== oak ==
Design PE, start of the top module:
module PE (
    input              clk,
    input              CIM_en,
    input              STDW,  
    input              STDR,  
    input        [5:0] STD_A,  
    input        [3:0] weight_in,  
    input      [255:0] act_in,  
    output reg   [3:0] weight_out,  
    output reg  [13:0] PSUM  
);
Size: roughly 260 flip-flops, roughly 290 I/O pins, roughly 47000 um2 of cells after synthesis.
make LEC_CHECK=0 CAP_MARGIN=20 CELL_PAD_IN_SITES_GLOBAL_PLACEMENT=0 CORE_ASPECT_RATIO=0.64 CORE_MARGIN=2 CORE_UTILIZATION=72 GPL_ROUTABILITY_DRIVEN=1 MAX_ROUTING_LAYER=met4 PLACE_DENSITY=0.64 SLEW_MARGIN=20 TNS_END_PERCENT=40 finish   # period 12.8 ns
run.sh (not shown) runs the stock make flow with config.mk's settings and CLKGATE_MAP_FILE=.
From the logs: oak reached the end of the flow and failed the layout checks with setup timing.
Input changes introduced in pine (baseline for comparison: oak):
- CAP_MARGIN changed from 20 to 0
- SETUP_SLACK_MARGIN newly set to 3.08
- the clock period (ns, I/O delays scaled along) changed from 12.8 to 10.3
==> results <==
Across pine and oak, no clean finish was achieved.
Every stage of pine finished as expected; the final checks, on the other hand, flagged setup timing, which means the layout fails.
Higher combinational share of cell area was reported by oak, not pine.
Comparing oak against pine, there is no change at all in synthesized cell count.
pine reports a higher met3 track utilization from global routing than oak does.
Changes observed in pine relative to oak: number of antenna violations at the first check in global routing increased by 9 relative to the old numbers.
Between pine and oak, the number of sequential cells figures differ only marginally.
Edits applied to the flow inputs when going from pine to birch:
- PLACE_DENSITY removed (was 0.64)
- CAP_MARGIN changed from 0 to 30
- SLEW_MARGIN changed from 20 to 10
- SETUP_SLACK_MARGIN removed (was 3.08)
- CORE_ASPECT_RATIO changed from 0.64 to 0.72
- the clock period (ns, I/O delays scaled along) changed from 10.3 to 13.2
- Density: birch sparser than pine
- Going from pine to birch, the worst hold slack was found to have gone up by 0.67 ns.
- Relative to pine, the share of the cycle needed by the critical path after routing of birch is lower by 20 points.
- pine ended up with act_in[117] as its worst setup path startpoint; birch ended up with act_in[113].
- Aggregate routed wire length: pine and birch compared, lower one is birch
- Delta (birch minus pine): fraction of met2 tracks used by global routing -2.7 points, buffer-and-inverter tally for the worst setup path +3, placement-stage cell area -4.1%.
- birch finished every stage; the final checks, however, were not passed, the failures being setup timing.
Input-level comparison between maple and birch:
- clearing TNS_END_PERCENT, which used to be 40
- swapping 2 for 3 in CORE_MARGIN
- swapping 72 for 64 in CORE_UTILIZATION
- swapping 30 for 20 in CAP_MARGIN
- swapping 0.72 for 1.57 in CORE_ASPECT_RATIO
- swapping 0 for 1 in CELL_PAD_IN_SITES_GLOBAL_PLACEMENT
[summary]
- maple had finished all stages when the layout checks came back failing, citing setup timing.
- No crash in birch: every stage finished, but the layout fails its final checks due to setup timing.
- Looking at antenna diode count, maple sits 5 above birch.
- Comparing birch with maple, the area of all placed cells without fillers came out essentially unchanged.
- A start point of the critical path of act_in[4] is what maple shows, while act_in[113] belongs to birch.
- Of maple and birch, the lower routed length on met3 belongs to maple.


PE again, from the RTL that the note above started with.
Settings: LEC_CHECK=0, CAP_MARGIN=20, CORE_ASPECT_RATIO=1.42, CORE_MARGIN=2, CORE_UTILIZATION=57, CTS_CLUSTER_DIAMETER=100, CTS_CLUSTER_SIZE=15, PLACE_DENSITY=0.41, SLEW_MARGIN=20, TNS_END_PERCENT=15; clock period 20.0 ns.
The starting point went through all stages and came out clean.
Rerun with:
CORE_UTILIZATION = 44   (was 57)
CTS_CLUSTER_DIAMETER = 370   (was 100)
PLACE_DENSITY = 0.69   (was 0.41)
Fmax went down by 0.75%. Cell count went up by 5.2%. Clock-buffer cell count went up by 1. Worst setup slack gets worse by 0.14 ns. Synthesized cell count does not change. First-iteration DRC count went down by 1.5%. Global-route usage went down by 7.4 points. Final area went up by 0.71%.
Rerun with:
CORE_ASPECT_RATIO = unset   (was 1.42)
CORE_UTILIZATION = 40   (was 44)
CTS_CLUSTER_DIAMETER = 100   (was 370)
PLACE_DENSITY = unset   (was 0.69)
PLACE_DENSITY_LB_ADDON = 0.09   (was unset)
What happened: Critical path depth fell by 2. Die size went up by roughly a tenth. Final area goes up slightly. Clock-buffer cell count came out higher by 6. Via count drops by a few percent.
Rerun with:
CELL_PAD_IN_SITES_DETAIL_PLACEMENT = 2   (was unset)
CORE_ASPECT_RATIO = 1.41   (was unset)
CORE_MARGIN = 3   (was 2)
CTS_CLUSTER_DIAMETER = unset   (was 100)
CTS_CLUSTER_SIZE = 30   (was 15)
GPL_ROUTABILITY_DRIVEN = 1   (was unset)
HOLD_SLACK_MARGIN = 0.12   (was unset)
MAX_ROUTING_LAYER = met4   (was unset)
PLACE_DENSITY_LB_ADDON = 0.21   (was 0.09)
SETUP_SLACK_MARGIN = 0.66   (was unset)
SLEW_MARGIN = 40   (was 20)
TNS_END_PERCENT = unset   (was 15)
Result: Synthesized area is unchanged. Final cell count hardly moves. Setup slack got worse by 0.13 ns. Die size went up by 1.2%.
Rerun with:
CELL_PAD_IN_SITES_DETAIL_PLACEMENT = unset   (was 2)
CORE_ASPECT_RATIO = unset   (was 1.41)
CORE_MARGIN = 2   (was 3)
CTS_CLUSTER_SIZE = unset   (was 30)
GPL_ROUTABILITY_DRIVEN = unset   (was 1)
HOLD_SLACK_MARGIN = unset   (was 0.12)
MAX_ROUTING_LAYER = unset   (was met4)
PLACE_DENSITY_LB_ADDON = unset   (was 0.21)
SETUP_SLACK_MARGIN = unset   (was 0.66)
SLEW_MARGIN = 20   (was 40)
clock period = 18.6 ns   (was 20.0 ns; I/O delays follow)
The changed run completed with no timing, DRC or antenna violations.
Non-clock buffer count came out lower by 2.
First-iteration DRC count came out higher by 15%.
Global-route usage came out lower by 7.0 points.
Final cell count stays flat.
Rerun with:
CORE_UTILIZATION = 72   (was 40)
MAX_ROUTING_LAYER = met4   (was unset)
PLACE_DENSITY = 0.65   (was unset)
clock period = 13.8 ns   (was 18.6 ns; I/O delays follow)
What happened:
- This time the run finished but fails on negative setup slack
- final cell count is lower by 7.3%
- critical path depth is higher by 2
- synthesized area stays the same
- first-iteration DRC count is higher by 51%
- non-clock buffer count is higher by 227
